==> build 97 <==
==> flow/design.v <==
`timescale 1ns/1ps
module processor(a,b,instruction,clk,rst,y);
    input [31:0] a,b;
    input [31:0] instruction;
    input clk, rst;
    wire [31:0] rs1, rs2;
    output [31:0] y;
    wire [31:0] rd;
    wire [4:0] rs1_address, rs2_address, rd_address;
    wire [6:0] opcode, p;
    wire [2:0] func;
    wire [3:0] cs;
    instruction_decoder id(instruction,opcode,clk,p,func,rs1_address,rs2_address,rd_address);
    register_bank rg(a,b,rs1_address,rs2_address,rd_address,rd,rs1,rs2,rst,clk);
    controller cn(p,func,cs);
    alu ar(rs1,rs2,cs,rd,y);
endmodule
`timescale 1ns/1ps
module instruction_decoder(instruction,opcode,clk,p,func,rs1_address,rs2_address,rd_address);
    input [31:0] instruction;
    input clk;
    output reg [6:0] opcode, p;
    output reg [2:0] func;
    output reg [4:0] rs1_address, rs2_address, rd_address;
    always@(instruction) begin
        opcode = instruction[6:0];
        p = instruction[31:25];
        func = instruction[14:12];
        rs1_address = instruction[19:15];
        rs2_address = instruction[24:20];
        rd_address = instruction[11:7];
    end
endmodule
`timescale 1ns/1ps
module register_bank (a,b,rs1_address,rs2_address,rd_address,rd,rs1,rs2,rst,clk);
    input [31:0] a,b,rd;
    input [4:0] rs1_address,rs2_address,rd_address;
    input rst,clk;
    output reg [31:0] rs1,rs2;
    always@(posedge clk) begin
        if(rst==0) begin
            rs1 <= (rs1_address==rs2_address) ? b : a;
            rs2 <= b;
        end
    end
endmodule
`timescale 1ns/1ps
module controller(p,func,cs);
    input [2:0] func;
    input [6:0] p;
    output reg [3:0] cs;
    always@(func,p) begin
        cs = {p[5],func};
    end
endmodule
`timescale 1ns/1ps
module alu(rs1,rs2,cs,rd,y);
    input [3:0] cs;
    output reg [31:0] y;
    input [31:0] rs1, rs2;
    output reg [31:0] rd;
    wire signed [31:0] sA = rs1;
    wire signed [31:0] sB = rs2;
    parameter
      ADD = 4'b0000,
      SUB = 4'b1000,
      SLL = 4'b0001,
      SLT = 4'b0010,
      SLTU = 4'b0011,
      XOR = 4'b0100,
      SRL = 4'b0101,
      SRA = 4'b1101,
      OR = 4'b0110,
      AND = 4'b0111;
    always@(cs,rs1,rs2) begin
    case(cs)
        ADD: begin
            rd = rs1+rs2;
            y=rd;
        end
        SUB: begin
            rd = rs1-rs2;
            y=rd;
        end
        SLL:begin
            rd = rs1 << rs2[4:0];
            y=rd;
        end
        SLT: begin
            rd = {31'd0,(sA < sB)};
            y=rd;
        end
        SLTU: begin
            rd = {31'd0,(rs1 < rs2)};
            y=rd;
        end
        XOR: begin
            rd = rs1 ^ rs2;
            y=rd;
        end
        SRL: begin
            rd = rs1 >> rs2[4:0];
            y=rd;
        end
        SRA: begin
            rd = sA >>> rs2[4:0];
            y=rd;
        end
        OR: begin
            rd = rs1 | rs2;
            y=rd;
        end
        AND: begin
            rd = rs1 & rs2;
            y=rd;
        end
        default: begin
            rd = 0; y=rd;
        end
    endcase
    end
endmodule
==> flow/run.sh <==
#!/bin/bash
# the make line also repeats each setting of config.mk as NAME=value (left out here)
make -C /OpenROAD-flow-scripts/flow DESIGN_CONFIG=/design/flow/config.mk WORK_HOME=/design/flow/orfs CLKGATE_MAP_FILE= finish
==> flow/config.mk <==
export PLATFORM = sky130hd
export DESIGN_NAME = processor
export DESIGN_NICKNAME = processor
export VERILOG_FILES = /design/flow/design.v
export SDC_FILE = /design/flow/constraint.sdc
export NUM_CORES = 4
export LEC_CHECK = 0
export CAP_MARGIN = 20
export CORE_MARGIN = 2
export CORE_UTILIZATION = 40
export SLEW_MARGIN = 20
==> flow/constraint.sdc <==
create_clock -name core_clock -period 6.27 [get_ports {clk}]
set_input_delay 1.2540 -clock core_clock [delete_from_list [all_inputs] [get_ports {clk}]]
set_output_delay 1.2540 -clock core_clock [all_outputs]
set_load 0.01 [all_outputs]
==> trial 55: changes against build 97 <==
--- a/flow/config.mk
+++ b/flow/config.mk
@@ -8,4 +8,6 @@
 export CAP_MARGIN = 20
 export CORE_MARGIN = 2
-export CORE_UTILIZATION = 40
+export CORE_UTILIZATION = 58
+export SETUP_SLACK_MARGIN = 1.42
 export SLEW_MARGIN = 20
+export TNS_END_PERCENT = 5
==> flow/constraint.sdc (replaced) <==
create_clock -name core_clock -period 4.91 [get_ports {clk}]
set_input_delay 0.9820 -clock core_clock [delete_from_list [all_inputs] [get_ports {clk}]]
set_output_delay 0.9820 -clock core_clock [all_outputs]
set_load 0.01 [all_outputs]
==> trial 81: changes against build 97 <==
--- a/flow/config.mk
+++ b/flow/config.mk
@@ -7,5 +7,11 @@
 export LEC_CHECK = 0
 export CAP_MARGIN = 20
-export CORE_MARGIN = 2
+export CELL_PAD_IN_SITES_DETAIL_PLACEMENT = 1
+export CORE_ASPECT_RATIO = 0.67
+export CORE_MARGIN = 7
 export CORE_UTILIZATION = 40
-export SLEW_MARGIN = 20
+export GPL_ROUTABILITY_DRIVEN = 1
+export GPL_TIMING_DRIVEN = 0
+export HOLD_SLACK_MARGIN = -0.01
+export SLEW_MARGIN = 15
+export TNS_END_PERCENT = 60
==> flow/constraint.sdc (replaced) <==
create_clock -name core_clock -period 11.1 [get_ports {clk}]
set_input_delay 2.2200 -clock core_clock [delete_from_list [all_inputs] [get_ports {clk}]]
set_output_delay 2.2200 -clock core_clock [all_outputs]
set_load 0.01 [all_outputs]
==> trial 80: changes against build 97 <==
--- a/flow/config.mk
+++ b/flow/config.mk
@@ -6,6 +6,12 @@
 export NUM_CORES = 4
 export LEC_CHECK = 0
+export ABC_AREA = 1
 export CAP_MARGIN = 20
+export CELL_PAD_IN_SITES_GLOBAL_PLACEMENT = 1
 export CORE_MARGIN = 2
-export CORE_UTILIZATION = 40
+export CORE_UTILIZATION = 39
+export CTS_CLUSTER_DIAMETER = 389
+export CTS_CLUSTER_SIZE = 100
+export SETUP_SLACK_MARGIN = -0.59
 export SLEW_MARGIN = 20
+export TNS_END_PERCENT = 25
==> flow/constraint.sdc (replaced) <==
create_clock -name core_clock -period 7.0 [get_ports {clk}]
set_input_delay 1.4000 -clock core_clock [delete_from_list [all_inputs] [get_ports {clk}]]
set_output_delay 1.4000 -clock core_clock [all_outputs]
set_load 0.01 [all_outputs]
==> run_results.csv <==
group,metric,value,unit
status,outcome,"no timing/DRC/antenna violations",
final_timing,rsz0062_at_grt,"false",
power,switchingPower,0.721,mW
critical_path,endpoint,"y[31]",
drt,via_count,12700,
(the above is from trial 81)
==> run_results.csv <==
group,metric,value,unit
critical_path,endpoint,"y[6]",
status,outcome,"no timing/DRC/antenna violations",
final_timing,rsz0062_at_grt,"false",
power,switchingPower,1.13,mW
drt,via_count,15100,
clocking,cts_buffers,9,
(the above is from trial 80)
==> run_results.csv <==
group,metric,value,unit
power,switchingPower,1.45,mW
status,outcome,"no timing/DRC/antenna violations",
drt,via_count,12700,
logic_synthesis,top_cell,"nor2_1",
logic_synthesis,area_leaders,"edfxtp_1, ha_1, mux4_2, a21oi_1, nor2_1",
(the above is from trial 55)
==> run_results.csv <==
group,metric,value,unit
status,outcome,"no timing/DRC/antenna violations",
drt,via_count,11600,
power,leakagePower,5.05,nW
power,switchingPower,1.07,mW
critical_path,endpoint,"y[28]",
job,max-cap-violations,0,
(the above is from build 97)

* * *

==> 07-06 <==
// processor: RTL as listed in full above, without the edits since
make LEC_CHECK=0 CAP_MARGIN=20 CORE_MARGIN=2 CORE_UTILIZATION=58 SLEW_MARGIN=20 finish   # period 3.97 ns
run.sh (not shown) runs the stock make flow with config.mk's settings and CLKGATE_MAP_FILE=.
==> inputs of 08-20, as changes to 07-06 <==
Settings changed: CORE_UTILIZATION 58 to 55, CTS_CLUSTER_DIAMETER set to 41, SETUP_SLACK_MARGIN set to 0.74, TNS_END_PERCENT set to 5.
==> flow/constraint.sdc (replaced) <==
create_clock -name core_clock -period 4.47 [get_ports {clk}]
set_input_delay 0.8940 -clock core_clock [delete_from_list [all_inputs] [get_ports {clk}]]
set_output_delay 0.8940 -clock core_clock [all_outputs]
set_load 0.01 [all_outputs]
==> qor summary <==
Status: 07-06 aborted with a tool error; 08-20 complete, but fails checks
Failing step: 07-06 global routing; 08-20 -
Layout check failures: 07-06 -; 08-20 negative setup slack
RePlAce Congestion: 07-06 1.071; 08-20 1.078
Hold-fix buffers at CTS: 07-06 0; 08-20 0
Std-Cell Rows: 07-06 50; 08-20 51
Post-place instance area: 07-06 14720 sq um; 08-20 13640 sq um
Number of instances in the placed design: 07-06 1988; 08-20 1877
Post-placement worst setup slack: 07-06 -0.5671 ns; 08-20 -0.1749 ns
Post-synth design cell area: 07-06 11000 sq um; 08-20 11000 sq um
PostCTS Resize Cnt: 07-06 292; 08-20 138
Number of setup buffers added after CTS: 07-06 50; 08-20 13
Initial core utilization: 07-06 59.01%; 08-20 56.34%
DIE AREA: 07-06 20080 sq um; 08-20 21150 sq um
Die boundary height: 07-06 141.7 um; 08-20 145.4 um
Root buffer cell: 07-06 sky130_fd_sc_hd__clkbuf_16; 08-20 sky130_fd_sc_hd__clkbuf_16
Floorplan Core Area: 07-06 18640 sq um; 08-20 19530 sq um
Seq share, synth: 07-06 17.47%; 08-20 17.47%
Die span in x: 07-06 141.7 um; 08-20 145.4 um
Detailed placement HPWL: 07-06 39.08 mm; 08-20 35.86 mm
Power figures rest on the tool's default switching activity, not on a simulated workload.
